== run A ==
==> flow/design.v <==
module half_addr(
    input a,
    input b,
    output sum,
    output carry  
);
assign sum = a ^ b;
assign carry = a & b;
endmodule
module full_addr(
    input a,
    input b,
    input cin,  
    output sum,
    output carry  
);
assign sum = a ^ b ^ cin;
assign carry = (a & b) | (cin & (a ^ b));
endmodule
module i4_addr(
    input  [3:0] a,           
    input  [3:0] b,           
    input        cin,         
    input        valid_in,    
    output [3:0] sum,         
    output       group_g,     
    output       group_p,     
    output       ready_out    
);
wire [3:0] g, p;
assign g = a & b;           
assign p = a | b;           
wire c1, c2, c3;
assign c1 = g[0] | (p[0] & cin);
assign c2 = g[1] | (p[1] & g[0]) | (p[1] & p[0] & cin);
assign c3 = g[2] | (p[2] & g[1]) | (p[2] & p[1] & g[0]) | (p[2] & p[1] & p[0] & cin);
assign group_g = g[3] | (p[3] & g[2]) | (p[3] & p[2] & g[1]) | (p[3] & p[2] & p[1] & g[0]);
assign group_p = p[3] & p[2] & p[1] & p[0];
assign sum[0] = a[0] ^ b[0] ^ cin;
assign sum[1] = a[1] ^ b[1] ^ c1;
assign sum[2] = a[2] ^ b[2] ^ c2;
assign sum[3] = a[3] ^ b[3] ^ c3;
reg ready_out_reg;
always @(*) begin
    if (valid_in) begin
        ready_out_reg = 1'b1;
    end else begin
        ready_out_reg = 1'b0;
    end
end
assign ready_out = ready_out_reg;
endmodule
module i8_addr(
    input  [7:0] a,           
    input  [7:0] b,           
    input        cin,         
    input        valid_in,    
    output [7:0] sum,         
    output       group_g,     
    output       group_p,     
    output       ready_out    
);
wire [3:0] a_low  = a[3:0];
wire [3:0] a_high = a[7:4];
wire [3:0] b_low  = b[3:0];
wire [3:0] b_high = b[7:4];
wire c4;                
wire g_low, p_low;      
wire g_high, p_high;    
wire ready_low, ready_high;
i4_addr cla_low(
    .a(a_low), .b(b_low), .cin(cin), .valid_in(valid_in),
    .sum(sum[3:0]), .group_g(g_low), .group_p(p_low), .ready_out(ready_low)
);
i4_addr cla_high(
    .a(a_high), .b(b_high), .cin(c4), .valid_in(valid_in),
    .sum(sum[7:4]), .group_g(g_high), .group_p(p_high), .ready_out(ready_high)
);
assign c4 = g_low | (p_low & cin);
assign group_g = g_high | (p_high & g_low);
assign group_p = p_high & p_low;
assign ready_out = ready_low & ready_high;
endmodule
module i16_add(
    input  [15:0] a,          
    input  [15:0] b,          
    input        valid_in,    
    output [15:0] sum,        
    output       carry_out,   
    output       ready_out    
);
wire [7:0] a_low  = a[7:0];   
wire [7:0] a_high = a[15:8];  
wire [7:0] b_low  = b[7:0];
wire [7:0] b_high = b[15:8];
wire c0, c8;                
wire g_low, p_low;          
wire g_high, p_high;        
wire ready_low, ready_high; 
assign c0 = 1'b0;           
i8_addr cla_low_8bit(
    .a(a_low), .b(b_low), .cin(c0), .valid_in(valid_in),
    .sum(sum[7:0]), .group_g(g_low), .group_p(p_low), .ready_out(ready_low)
);
i8_addr cla_high_8bit(
    .a(a_high), .b(b_high), .cin(c8), .valid_in(valid_in),
    .sum(sum[15:8]), .group_g(g_high), .group_p(p_high), .ready_out(ready_high)
);
assign c8 = g_low | (p_low & c0);                   
assign carry_out = g_high | (p_high & g_low) | (p_high & p_low & c0);  
assign ready_out = ready_low & ready_high;
endmodule
module i16_sub(
    input  [15:0] a,          
    input  [15:0] b,          
    input        valid_in,    
    output [15:0] diff,       
    output       borrow_out,  
    output       ready_out    
);
wire [15:0] b_neg = ~b;  
wire [7:0] a_low  = a[7:0];
wire [7:0] a_high = a[15:8];
wire [7:0] b_low  = b_neg[7:0];
wire [7:0] b_high = b_neg[15:8];
wire c0, c8;               
wire g_low, p_low;         
wire g_high, p_high;       
wire ready_low, ready_high;
wire carry_result;
assign c0 = 1'b1;           
i8_addr cla_low_8bit(
    .a(a_low), .b(b_low), .cin(c0), .valid_in(valid_in),
    .sum(diff[7:0]), .group_g(g_low), .group_p(p_low), .ready_out(ready_low)
);
i8_addr cla_high_8bit(
    .a(a_high), .b(b_high), .cin(c8), .valid_in(valid_in),
    .sum(diff[15:8]), .group_g(g_high), .group_p(p_high), .ready_out(ready_high)
);
assign c8 = g_low | (p_low & c0);
assign carry_result = g_high | (p_high & g_low) | (p_high & p_low & c0);
assign borrow_out = ~carry_result;
assign ready_out = ready_low & ready_high;
endmodule
module i16_mul(
    input signed [15:0] a,    
    input signed [15:0] b,    
    input        valid_in,
    output signed [15:0] prod,  
    output       ready_out
);
wire sign_a = a[15];
wire sign_b = b[15];
wire sign_res = sign_a ^ sign_b;
wire [15:0] abs_a = sign_a ? (~a + 1'b1) : a;
wire [15:0] abs_b = sign_b ? (~b + 1'b1) : b;
reg [15:0] abs_prod;
integer i;
always @(*) begin
    abs_prod = 16'd0;
    for(i = 0; i < 16; i = i + 1) begin
        if(abs_b[i]) begin
            abs_prod = abs_prod + (abs_a << i);
        end
    end
end
assign prod = sign_res ? (~abs_prod + 1'b1) : abs_prod;
assign ready_out = valid_in;
endmodule
module i16_div(
    input signed [15:0] a,    
    input signed [15:0] b,    
    input        valid_in,
    output signed [15:0] quot,  
    output       ready_out
);
wire sign_a = a[15];
wire sign_b = b[15];
wire sign_res = sign_a ^ sign_b;
wire [15:0] abs_a = sign_a ? (~a + 1'b1) : a;
wire [15:0] abs_b = sign_b ? (~b + 1'b1) : b;
reg [15:0] abs_quot;
reg [31:0] temp_r;  
integer i;
always @(*) begin
    temp_r = 32'd0;
    if (abs_b == 0) begin
        abs_quot = 16'hFFFF;  
    end else begin
        abs_quot = 16'd0;
        temp_r = 32'd0;
        for(i = 15; i >= 0; i = i - 1) begin
            temp_r = temp_r << 1;
            temp_r[0] = abs_a[i];  
            if(temp_r >= {16'd0, abs_b}) begin
                temp_r = temp_r - {16'd0, abs_b};
                abs_quot[i] = 1'b1;
            end
        end
    end
end
assign quot = sign_res ? (~abs_quot + 1'b1) : abs_quot;
assign ready_out = valid_in;
endmodule
module calc(
    input clk,  
    input rst_n,  
    input [7:0] num,
    input [2:0] op,
    input start,
    output reg [15:0] result,
    output reg [15:0] display_val,  
    output [2:0] led_op,  
    output reg stop
);
reg [15:0] local_result;
reg local_stop;
localparam ADD = 3'd6;
localparam SUB = 3'd5;
localparam MUL = 3'd4;
localparam DIV = 3'd1;
localparam ENT = 3'd2;
localparam CLR = 3'd3;
reg [15:0] a, b;
reg [2:0] local_op;
assign led_op = local_op;  
wire [15:0] res_add, res_sub, res_mul, res_div;
i16_add u_add(.a(a), .b(b), .valid_in(1'b1), .sum(res_add), .carry_out(), .ready_out());
i16_sub u_sub(.a(a), .b(b), .valid_in(1'b1), .diff(res_sub), .borrow_out(), .ready_out());
i16_mul u_mul(.a(a), .b(b), .valid_in(1'b1), .prod(res_mul), .ready_out());
i16_div u_div(.a(a), .b(b), .valid_in(1'b1), .quot(res_div), .ready_out());
localparam S_INPUT_A = 2'b00;
localparam S_INPUT_B = 2'b01;
reg [2:0] state;
always @(posedge clk) begin
	if (~rst_n) begin
    	local_stop <= 0;
        a <= 0;
        b <= 0;
        local_result <= 0;
        display_val <= 0;
        local_op <= 0;
        state <= S_INPUT_A;
    end else begin
        if (~start&local_stop) begin
        local_stop <= 0;
        end else if (start&~local_stop) begin
            case (state)
            S_INPUT_A: begin
                if (op == CLR) begin
                    a <= 0; b <= 0; display_val <= 0; local_result <= 0; local_op <= 0;
                end else if (op == ADD || op == SUB || op == MUL || op == DIV) begin
                    local_op <= op;
                    b <= 0;
                    state <= S_INPUT_B;
                end else if (op == 0) begin
                    a <= a * 16'd10 + {8'd0, num};
                    display_val <= a * 16'd10 + {8'd0, num};
                end
            end
            S_INPUT_B: begin
                if (op == CLR) begin
                    a <= 0; b <= 0; display_val <= 0; local_result <= 0; local_op <= 0;
                    state <= S_INPUT_A;
                end else if (op == ENT) begin
                    case (local_op)
                    ADD: begin local_result <= res_add; display_val <= res_add; end
                    SUB: begin local_result <= res_sub; display_val <= res_sub; end
                    DIV: begin local_result <= res_div; display_val <= res_div; end
                    MUL: begin local_result <= res_mul; display_val <= res_mul; end
                    endcase
                    a <= 0;
                    local_op <= 0;  
                    state <= S_INPUT_A;
                end else if (op == 0) begin
                    b <= b * 16'd10 + {8'd0, num};
                    display_val <= b * 16'd10 + {8'd0, num};
                end
            end
            endcase
            local_stop <= 1;
        end
    end
end
always @(posedge clk) begin
    result <= local_result;
    stop <= local_stop;
end
endmodule
==> flow/config.mk <==
export PLATFORM = sky130hd
export DESIGN_NAME = calc
export DESIGN_NICKNAME = calc
export VERILOG_FILES = /design/flow/design.v
export SDC_FILE = /design/flow/constraint.sdc
export NUM_CORES = 4
export LEC_CHECK = 0
export ABC_AREA = 1
export CAP_MARGIN = 20
export CELL_PAD_IN_SITES_DETAIL_PLACEMENT = 1
export CELL_PAD_IN_SITES_GLOBAL_PLACEMENT = 1
export CORE_MARGIN = 2
export CORE_UTILIZATION = 23
export CTS_CLUSTER_DIAMETER = 353
export GPL_ROUTABILITY_DRIVEN = 0
export HOLD_SLACK_MARGIN = 0.03
export MAX_ROUTING_LAYER = met4
export MIN_ROUTING_LAYER = met2
export PLACE_DENSITY = 0.38
export SETUP_SLACK_MARGIN = 0.16
export SLEW_MARGIN = 20
==> flow/constraint.sdc <==
create_clock -name core_clock -period 55.0 [get_ports {clk}]
set_input_delay 11.0000 -clock core_clock [delete_from_list [all_inputs] [get_ports {clk}]]
set_output_delay 11.0000 -clock core_clock [all_outputs]
set_load 0.01 [all_outputs]
run.sh (not shown) runs the stock make flow with config.mk's settings and CLKGATE_MAP_FILE=.
Run A closes out successfully: all stages finished, all timing, DRC and antenna checks passed.
The inputs of run B differ from those of run A as listed below.
# run A
export LEC_CHECK = 0
export ABC_AREA = 1
export CAP_MARGIN = 20
export CELL_PAD_IN_SITES_DETAIL_PLACEMENT = 1
export CELL_PAD_IN_SITES_GLOBAL_PLACEMENT = 1
export CORE_MARGIN = 2
export CORE_UTILIZATION = 23
export CTS_CLUSTER_DIAMETER = 353
export GPL_ROUTABILITY_DRIVEN = 0
export HOLD_SLACK_MARGIN = 0.03
export MAX_ROUTING_LAYER = met4
export MIN_ROUTING_LAYER = met2
export PLACE_DENSITY = 0.38
export SETUP_SLACK_MARGIN = 0.16
export SLEW_MARGIN = 20
create_clock -name core_clock -period 55.0 [get_ports {clk}]
# run B
export LEC_CHECK = 0
export CAP_MARGIN = 20
export CORE_ASPECT_RATIO = 1.78
export CORE_MARGIN = 2
export CORE_UTILIZATION = 61
export PLACE_DENSITY = 0.6
export SETUP_SLACK_MARGIN = -2.0
export SLEW_MARGIN = 20
create_clock -name core_clock -period 55.0 [get_ports {clk}]
## What came out
- Delta (run B minus run A): final cell count -27%; fmax fell by 1.7 MHz; synthesized netlist cell count down 17%.
- Run B has overall routed net length below what run A had.
- Delta(area used by multi-input combinational logic, run B - run A) > 0
- Number of vias in the routed layout went down by more than a quarter going from run A to run B.
- Final area delta for run B relative to run A: 1100 um^2 lower
- Measured against each other, run B and run A differ in average size of a mapped cell, the lower figure coming from run A.
- Cell count listed in synth_stat.txt came out lower on run B than on run A.
Inputs modified between run B and run C:
# run B
export LEC_CHECK = 0
export CAP_MARGIN = 20
export CORE_ASPECT_RATIO = 1.78
export CORE_MARGIN = 2
export CORE_UTILIZATION = 61
export PLACE_DENSITY = 0.6
export SETUP_SLACK_MARGIN = -2.0
export SLEW_MARGIN = 20
create_clock -name core_clock -period 55.0 [get_ports {clk}]
# run C
export LEC_CHECK = 0
export CAP_MARGIN = 20
export CELL_PAD_IN_SITES_GLOBAL_PLACEMENT = 3
export CORE_MARGIN = 2
export CORE_UTILIZATION = 40
export CTS_CLUSTER_DIAMETER = 84
export GPL_ROUTABILITY_DRIVEN = 0
export HOLD_SLACK_MARGIN = 0.03
export PLACE_DENSITY = 0.38
export SLEW_MARGIN = 20
create_clock -name core_clock -period 55.0 [get_ports {clk}]
## What came out
Run C was carried through to the last stage, and its layout satisfied the timing, design-rule and antenna checks. Synthesized instance count: run C vs run B identical. Changes observed in run C relative to run B: met2 layer wire length in the routed design neither gained nor lost much, slew at the pin closest to its max-slew limit lost 210 ps. Run C ended with less height of the die than run B. Compared to run B, run C has global router's overall resource usage 18 points lower.
